// radar
 module radar(  input clk, input rst, input echo, input [1:0] boton_cambiar_grados, output done, output trigger,
 output [15:0] distance, output PWM, input ultra);
 servo   servo( .clk (clk), .rst(rst), .PWM(PWM), .boton_cambiar_grados(boton_cambiar_grados));
 ultrasonido1 ultrasonido2( .ultra(ultra), .clk(clk), .rst(rst),  .echo(echo), .done(done), .trigger(trigger),.distance(distance));
 endmodule
Size: ~120 flip-flops, ~25 I/O pins.
==> flow/config.mk <==
export PLATFORM = sky130hd
export DESIGN_NAME = radar
export DESIGN_NICKNAME = radar
export VERILOG_FILES = /design/flow/design.v
export SDC_FILE = /design/flow/constraint.sdc
export NUM_CORES = 4
export LEC_CHECK = 0
export CAP_MARGIN = 20
export CELL_PAD_IN_SITES_GLOBAL_PLACEMENT = 1
export CORE_ASPECT_RATIO = 0.5
export CORE_MARGIN = 2
export CORE_UTILIZATION = 58
export CTS_CLUSTER_DIAMETER = 57
export CTS_CLUSTER_SIZE = 93
export GPL_ROUTABILITY_DRIVEN = 1
export PLACE_DENSITY_LB_ADDON = 0.18
export SLEW_MARGIN = 20
export TNS_END_PERCENT = 25
==> flow/constraint.sdc <==
create_clock -name core_clock -period 39.6 [get_ports {clk}]
set_input_delay 7.9200 -clock core_clock [delete_from_list [all_inputs] [get_ports {clk}]]
set_output_delay 7.9200 -clock core_clock [all_outputs]
set_load 0.01 [all_outputs]
run.sh (not shown) runs the stock make flow with config.mk's settings and CLKGATE_MAP_FILE=.
Then changed:
- ABC_AREA: unset -> 1
- CORE_ASPECT_RATIO: 0.5 -> unset
- CORE_UTILIZATION: 58 -> 40
- CTS_CLUSTER_DIAMETER: 57 -> 333
- CTS_CLUSTER_SIZE: 93 -> 47
- GPL_ROUTABILITY_DRIVEN: 1 -> unset
- HOLD_SLACK_MARGIN: unset -> 0.15
- PLACE_DENSITY_LB_ADDON: 0.18 -> unset
- TNS_END_PERCENT: 25 -> unset
- clock period: 39.6 -> 25.0 ns (I/O delays scaled with it)
=> The new run went through all stages and came out clean; synthesized area increases by 9.6%; sequential share of layout area came out lower by 0.91 points; setup slack got worse by 13 ns; synthesized cell count is higher by 37%.
Then changed:
- ABC_AREA: 1 -> unset
- CELL_PAD_IN_SITES_GLOBAL_PLACEMENT: 1 -> unset
- CORE_UTILIZATION: 40 -> 17
- CTS_CLUSTER_DIAMETER: 333 -> unset
- CTS_CLUSTER_SIZE: 47 -> unset
- HOLD_SLACK_MARGIN: 0.15 -> unset
- clock period: 25.0 -> 32.8 ns (I/O delays scaled with it)
Result:
- The new run produced a clean layout
- core utilization shrinks by 23 points
- area after synthesis went down by about 9%
- design area falls by about 2.7%
- hold slack gets better by 0.0096 ns
- count of clock-buffer cells in the layout is higher by 1
- worst setup slack gains 6.1 ns
- flip-flop count is unchanged
- synthesized cell count went down by 27%

radar again, from the RTL that the note above started with.
export LEC_CHECK = 0
export ABC_AREA = 0
export CAP_MARGIN = 10
export CELL_PAD_IN_SITES_DETAIL_PLACEMENT = 2
export CELL_PAD_IN_SITES_GLOBAL_PLACEMENT = 1
export CORE_ASPECT_RATIO = 1.34
export CORE_MARGIN = 8
export CORE_UTILIZATION = 28
export CTS_CLUSTER_DIAMETER = 282
export CTS_CLUSTER_SIZE = 36
export GPL_ROUTABILITY_DRIVEN = 1
export GPL_TIMING_DRIVEN = 0
export MAX_ROUTING_LAYER = met4
export PLACE_DENSITY_LB_ADDON = 0.01
export SLEW_MARGIN = 0
export TNS_END_PERCENT = 60
create_clock -name core_clock -period 29.1 [get_ports {clk}]
Rerun with:
- ABC_AREA: 0 -> 1
- CAP_MARGIN: 10 -> 20
- CELL_PAD_IN_SITES_DETAIL_PLACEMENT: 2 -> unset
- CELL_PAD_IN_SITES_GLOBAL_PLACEMENT: 1 -> unset
- CORE_ASPECT_RATIO: 1.34 -> unset
- CORE_MARGIN: 8 -> 2
- CORE_UTILIZATION: 28 -> 69
- CTS_CLUSTER_DIAMETER: 282 -> unset
- CTS_CLUSTER_SIZE: 36 -> unset
- GPL_ROUTABILITY_DRIVEN: 1 -> unset
- GPL_TIMING_DRIVEN: 0 -> unset
- MAX_ROUTING_LAYER: met4 -> unset
- PLACE_DENSITY_LB_ADDON: 0.01 -> unset
- SLEW_MARGIN: 0 -> 20
- TNS_END_PERCENT: 60 -> unset
- clock period: 29.1 -> 12.0 ns (I/O delays scaled with it)
- With this change the flow stopped in 4_1_cts (DPL-0038)
- die size shrinks by 59%
- synthesized area goes up by 9.6%
- synthesized cell count goes up by 37%
Rerun with:
- CORE_UTILIZATION: 69 -> 72
- CTS_CLUSTER_DIAMETER: unset -> 348
- CTS_CLUSTER_SIZE: unset -> 100
- PLACE_DENSITY: unset -> 0.87
- TNS_END_PERCENT: unset -> 10
- clock period: 12.0 -> 13.9 ns (I/O delays scaled with it)
What happened: The new run never finished: it broke off in 4_1_cts on DPL-0038; area after synthesis is unchanged; die size shrinks by 4.1%; synthesized cell count does not change.
Rerun with:
- CAP_MARGIN: 20 -> 40
- CTS_CLUSTER_DIAMETER: 348 -> unset
- CTS_CLUSTER_SIZE: 100 -> 72
- PLACE_DENSITY: 0.87 -> unset
- PLACE_DENSITY_LB_ADDON: unset -> 0.06
- TNS_END_PERCENT: 10 -> unset
- clock period: 13.9 -> 12.0 ns (I/O delays scaled with it)
Now the flow stopped in 3_5_place_dp, error DPL-0033; synthesized area stays the same; die size is unchanged; synthesized cell count is unchanged.
